==> lagoon: inputs <==
==> flow/design.v (excerpt) <==
module top_module_d11(
    i_clk,
    i_reset,
    i_start,
    i_load,
    i_enc_dec,
    i_pt1,
    i_pt2,
    i_key1,
    i_key2,
    i_r,
    o_ct1,
    o_ct2,
    o_done
);
export LEC_CHECK = 0
export ABC_AREA = 0
export CAP_MARGIN = 25
export CELL_PAD_IN_SITES_DETAIL_PLACEMENT = 1
export CELL_PAD_IN_SITES_GLOBAL_PLACEMENT = 3
export CORE_ASPECT_RATIO = 1.46
export CORE_MARGIN = 4
export CORE_UTILIZATION = 30
export CTS_CLUSTER_DIAMETER = 132
export HOLD_SLACK_MARGIN = 0.01
export PLACE_DENSITY = 0.35
export SLEW_MARGIN = 35
create_clock -name core_clock -period 3.51 [get_ports {i_clk}]
run.sh (not shown) runs the stock make flow with config.mk's settings and CLKGATE_MAP_FILE=.
==> inputs of amber, as changes to lagoon <==
CELL_PAD_IN_SITES_DETAIL_PLACEMENT = not set   (was 1)
CORE_MARGIN = 2   (was 4)
CORE_UTILIZATION = 72   (was 30)
CTS_CLUSTER_DIAMETER = 134   (was 132)
CTS_CLUSTER_SIZE = 14   (was not set)
PLACE_DENSITY = not set   (was 0.35)
SETUP_SLACK_MARGIN = 0.58   (was not set)
SLEW_MARGIN = 25   (was 35)
==> flow/constraint.sdc (replaced) <==
create_clock -name core_clock -period 2.4 [get_ports {i_clk}]
set_input_delay 0.4800 -clock core_clock [delete_from_list [all_inputs] [get_ports {i_clk}]]
set_output_delay 0.4800 -clock core_clock [all_outputs]
set_load 0.01 [all_outputs]
==> inputs of garnet, as changes to lagoon <==
CELL_PAD_IN_SITES_DETAIL_PLACEMENT = not set   (was 1)
CELL_PAD_IN_SITES_GLOBAL_PLACEMENT = 0   (was 3)
CORE_ASPECT_RATIO = 0.71   (was 1.46)
CORE_MARGIN = 2   (was 4)
CORE_UTILIZATION = 58   (was 30)
CTS_CLUSTER_DIAMETER = 134   (was 132)
PLACE_DENSITY = not set   (was 0.35)
SETUP_SLACK_MARGIN = -0.22   (was not set)
SLEW_MARGIN = 25   (was 35)
==> comparison table <==
metric	lagoon	amber	garnet
Result of the run	finished with violations	aborted with a tool error	finished with violations
Stage where the flow stopped	-	3_1_place_gp_skip_io	-
Violated checks	setup timing	-	setup timing
Flop area	22100 µm²	-	22100 µm²
Clock tree root buffer cell	sky130_fd_sc_hd__clkbuf_16	-	sky130_fd_sc_hd__clkbuf_16
Routed len/inst	29.0 µm	-	31.2 µm
Clock-cell share	0.0395	-	0.0370
# hold bufs at CTS	0	-	0
Highest-delay cell along the critical path	sky130_fd_sc_hd__dfstp_2	-	sky130_fd_sc_hd__dfstp_2
Crit path buffers/inverters	7	-	6
Detail Route Antenna Nets	0	-	0
Tcrit/Tclk final	1.22	-	1.24
CTS clock-pin slew for the worst setup and hold paths	60 ps	-	70 ps
Most crowded layer after global routing	met2	-	met2
Clock insertion delay at the later pin of the skew report	740 ps	-	750 ps
Fillers	20810	-	5004
Number of cells on the critical path	13	-	12

==> inputs of run a <==
Starting RTL as in the previous note.
clock: 3.57 ns
lec_check: 0
abc_area: 1
cap_margin: 20
core_margin: 2
core_utilization: 72
cts_cluster_diameter: 371
cts_cluster_size: 99
place_density: 0.36
setup_slack_margin: 0.1
slew_margin: 20
tns_end_percent: 5
==> run b (differences from run a) <==
==> flow/config.mk (replaced) <==
export PLATFORM = sky130hd
export DESIGN_NAME = top_module_d11
export DESIGN_NICKNAME = top_module_d11
export VERILOG_FILES = /design/flow/design.v
export SDC_FILE = /design/flow/constraint.sdc
export NUM_CORES = 4
export LEC_CHECK = 0
export CAP_MARGIN = 20
export CORE_MARGIN = 2
export CORE_UTILIZATION = 40
export SETUP_SLACK_MARGIN = 1.05
export SLEW_MARGIN = 20
==> flow/constraint.sdc (replaced) <==
create_clock -name core_clock -period 5.75 [get_ports {i_clk}]
set_input_delay 1.1500 -clock core_clock [delete_from_list [all_inputs] [get_ports {i_clk}]]
set_output_delay 1.1500 -clock core_clock [all_outputs]
set_load 0.01 [all_outputs]
==> notes <==
Against run b, the synthesized area of run a is higher by about 4.7%. In run b the synthesized cell count is smaller than in run a, by 25%. Of run a and run b, run b has the higher die area (gap 41%, measured against run b). Run b completed with no timing, DRC or antenna violations. Run a died in 5_1_grt.
==> figures <==
|  | run a | run b |
|---|---|---|
| Number of buffers created by CTS | 13 | 107 |
| Dpl hpwl | 208000 microns | 199000 microns |
| Die Y-Extent | 293 microns | 384 microns |
| Synth Area in Simple Gates | 22.6% | 8.60% |
| Row count | 106 | 139 |
| Total cell area at the placement stage | 73300 sq um | 67000 sq um |
| Post-CTS repair timing setup buffer count | 48 | 117 |
| Run status | aborted with a tool error | timing/DRC/antenna clean |
| Stage where the flow stopped | 5_1_grt | - |
| Cell type with the largest total area | sky130_fd_sc_hd__edfxtp_1 | sky130_fd_sc_hd__xnor2_1 |
| Portion of the post-synthesis area used by sequential elements | 36.6% | 38.3% |
| Yosys Chip Area | 60300 sq um | 57600 sq um |
| Proportion of netlist area held by the largest area contributor | 19.1% | 20.0% |
| Xor and xnor fraction of the mapped netlist area | 21.0% | 30.6% |
| Final RePlAce weighted congestion | 1.23 | 1.01 |
| Area share of and-or/or-and cells after synthesis | 8.99% | 9.00% |
| Placement-stage worst setup slack | -0.618 ns | 0.381 ns |
| Cell count after synthesis | 7808 | 5861 |
| Post-Syn Nets | 8427 | 6480 |
| Core box area | 83300 sq um | 143000 sq um |
| DIE AREA | 86100 sq um | 147000 sq um |
| Number of distinct library cells after synthesis | 67 | 95 |
| Post-Synth Adder-Cell Area | 0.822% | 1.09% |
| Per-instance average area after synthesis | 7.72 sq um | 9.83 sq um |

==> inputs of job 6326 <==
Starting RTL as in the previous note.
// top_module_d11
module top_module_d11(
    i_clk,
    i_reset,
    i_start,
    i_load,
    i_enc_dec,
    i_pt1,
    i_pt2,
    i_key1,
    i_key2,
    i_r,
    o_ct1,
    o_ct2,
    o_done
);
input  i_start;
input  i_clk;
input  i_reset;
input  i_enc_dec;
input  i_load;
input  [191 : 0] i_r;
input  [63 : 0] i_pt1;
input  [63 : 0] i_pt2;
input  [127 : 0] i_key1;
input  [127 : 0] i_key2;
output wire [63 : 0] o_ct1;
output wire [63 : 0] o_ct2;
output wire o_done;
parameter IDLE = 2'b0, ROUND_FW = 2'b10, ROUND_BW = 2'b11, HALT = 2'b01;
reg [3 : 0] rnd_cnt;
reg [3 : 0] rnd_next;
reg  subrnd_cnt;
reg  subrnd_next;
reg [1 : 0] state;
reg [1 : 0] next_state;
reg done_reg;
reg done_next;
reg sel1, sel2, sel3, sel4;
reg [3 : 0] rc_sel;
wire rk_sel;
wire [3 : 0] rc_in_xor;
reg enc_dec_reg;
reg enc_dec_next;
wire  [63:0] RCarray [15 : 0];
reg [63 : 0] RC_in;
assign  RCarray[0]  =  64'h0;
assign  RCarray[1]  =  64'h0;
assign  RCarray[2]  =  64'h0;
assign  RCarray[3]  =  64'h13198a2e03707344;
assign  RCarray[4]  =  64'ha4093822299f31d0;
assign  RCarray[5]  =  64'h082efa98ec4e6c89;
assign  RCarray[6]  =  64'h452821e638d01377;
  ...
clock: 2.4 ns
lec_check: 0
abc_area: 0
cap_margin: 25
cell_pad_in_sites_global_placement: 3
core_aspect_ratio: 1.46
core_margin: 8
core_utilization: 68
cts_cluster_diameter: 134
cts_cluster_size: 14
hold_slack_margin: 0.01
slew_margin: 25
==> inputs of job 1960, as changes to job 6326 <==
--- a/flow/config.mk
+++ b/flow/config.mk
@@ -7,11 +7,10 @@
 export LEC_CHECK = 0
 export ABC_AREA = 0
 export CAP_MARGIN = 25
-export CELL_PAD_IN_SITES_GLOBAL_PLACEMENT = 3
+export CELL_PAD_IN_SITES_GLOBAL_PLACEMENT = 0
 export CORE_ASPECT_RATIO = 1.46
-export CORE_MARGIN = 8
-export CORE_UTILIZATION = 68
+export CORE_MARGIN = 2
+export CORE_UTILIZATION = 54
 export CTS_CLUSTER_DIAMETER = 134
-export CTS_CLUSTER_SIZE = 14
 export HOLD_SLACK_MARGIN = 0.01
 export SLEW_MARGIN = 25
==> flow/constraint.sdc (replaced) <==
create_clock -name core_clock -period 3.51 [get_ports {i_clk}]
set_input_delay 0.7020 -clock core_clock [delete_from_list [all_inputs] [get_ports {i_clk}]]
set_output_delay 0.7020 -clock core_clock [all_outputs]
set_load 0.01 [all_outputs]
==> inputs of job 2030, as changes to job 6326 <==
==> flow/config.mk (replaced) <==
export PLATFORM = sky130hd
export DESIGN_NAME = top_module_d11
export DESIGN_NICKNAME = top_module_d11
export VERILOG_FILES = /design/flow/design.v
export SDC_FILE = /design/flow/constraint.sdc
export NUM_CORES = 4
export LEC_CHECK = 0
export ABC_AREA = 0
export CAP_MARGIN = 25
export CELL_PAD_IN_SITES_GLOBAL_PLACEMENT = 0
export CORE_ASPECT_RATIO = 0.71
export CORE_MARGIN = 2
export CORE_UTILIZATION = 66
export CTS_CLUSTER_DIAMETER = 364
export HOLD_SLACK_MARGIN = 0.01
export SETUP_SLACK_MARGIN = -0.22
export SLEW_MARGIN = 25
==> flow/constraint.sdc (replaced) <==
create_clock -name core_clock -period 4.24 [get_ports {i_clk}]
set_input_delay 0.8480 -clock core_clock [delete_from_list [all_inputs] [get_ports {i_clk}]]
set_output_delay 0.8480 -clock core_clock [all_outputs]
set_load 0.01 [all_outputs]
==> inputs of job 5030, as changes to job 6326 <==
==> flow/config.mk (replaced) <==
export PLATFORM = sky130hd
export DESIGN_NAME = top_module_d11
export DESIGN_NICKNAME = top_module_d11
export VERILOG_FILES = /design/flow/design.v
export SDC_FILE = /design/flow/constraint.sdc
export NUM_CORES = 4
export LEC_CHECK = 0
export ABC_AREA = 0
export CAP_MARGIN = 0
export CELL_PAD_IN_SITES_GLOBAL_PLACEMENT = 0
export CORE_ASPECT_RATIO = 1.15
export CORE_MARGIN = 2
export CORE_UTILIZATION = 72
export CTS_CLUSTER_DIAMETER = 57
export CTS_CLUSTER_SIZE = 57
export HOLD_SLACK_MARGIN = 0.01
export PLACE_DENSITY_LB_ADDON = 0.0
export SETUP_SLACK_MARGIN = 0.7
export SLEW_MARGIN = 15
export TNS_END_PERCENT = 40
==> qor summary <==
Run status: job 2030 failed layout checks; job 1960 failed layout checks; job 5030 aborted with a tool error; job 6326 aborted with a tool error
Stage where the flow stopped: job 2030 -; job 1960 -; job 5030 clock tree synthesis (4_1_cts); job 6326 global placement without I/O (3_1_place_gp_skip_io)
Reasons for failing layout checks: job 2030 negative setup slack; job 1960 negative setup slack; job 5030 -; job 6326 -
Placed wire-length estimate after detailed placement: job 2030 178 mm; job 1960 183 mm; job 5030 205 mm; job 6326 -
Global-route track usage on met1: job 2030 64.4%; job 1960 48.7%; job 5030 -; job 6326 -
Cell with the largest stage delay on the worst path: job 2030 sky130_fd_sc_hd__clkdlybuf4s50_1; job 1960 sky130_fd_sc_hd__dfrtp_1; job 5030 -; job 6326 -
Logic inverters: job 2030 61; job 1960 61; job 5030 -; job 6326 -
Class of the tightest hold or removal check: job 2030 flop to flop; job 1960 primary input to asynchronous set/reset pin; job 5030 -; job 6326 -
Number of filler instances in the final layout: job 2030 4598; job 1960 6652; job 5030 -; job 6326 -
Growth of design area from synthesis to finish: job 2030 26.9%; job 1960 47.1%; job 5030 -; job 6326 -
Multi-input combinational area share: job 2030 48.1%; job 1960 47.5%; job 5030 -; job 6326 -
Dominant kind of cell by area: job 2030 combinational gates; job 1960 combinational gates; job 5030 -; job 6326 -
DR WL met2: job 2030 100 mm; job 1960 114 mm; job 5030 -; job 6326 -
Worst setup path start: job 2030 rnd_cnt[3]; job 1960 rnd_cnt[3]; job 5030 -; job 6326 -
Data-path buffer share of cell area in the final layout: job 2030 15.2%; job 1960 20.4%; job 5030 -; job 6326 -
Gpl congestion: job 2030 1.07; job 1960 1.04; job 5030 1.23; job 6326 -
Depth of the worst register-to-register path: job 2030 16; job 1960 18; job 5030 -; job 6326 -
Total core area: job 2030 0.0866 sq mm; job 1960 0.106 sq mm; job 5030 0.0794 sq mm; job 6326 0.0844 sq mm
Setup crit end kind: job 2030 output port; job 1960 output port; job 5030 -; job 6326 -
Crit path top cell by count: job 2030 sky130_fd_sc_hd__buf_4; job 1960 sky130_fd_sc_hd__buf_12; job 5030 -; job 6326 -
Met2 track demand over resource: job 2030 75.2%; job 1960 69.5%; job 5030 -; job 6326 -
Highest-utilization routing layer at the global route stage: job 2030 met2; job 1960 met2; job 5030 -; job 6326 -
Combined area of the multi-input logic cells: job 2030 0.0352 sq mm; job 1960 0.0403 sq mm; job 5030 -; job 6326 -
Reg-to-Reg End: job 2030 IN_REG_INST2[25].in_reg2.state; job 1960 IN_REG_INST2[13].in_reg2.state; job 5030 -; job 6326 -
Initial core utilization: job 2030 66.5%; job 1960 54.5%; job 5030 72.5%; job 6326 68.2%
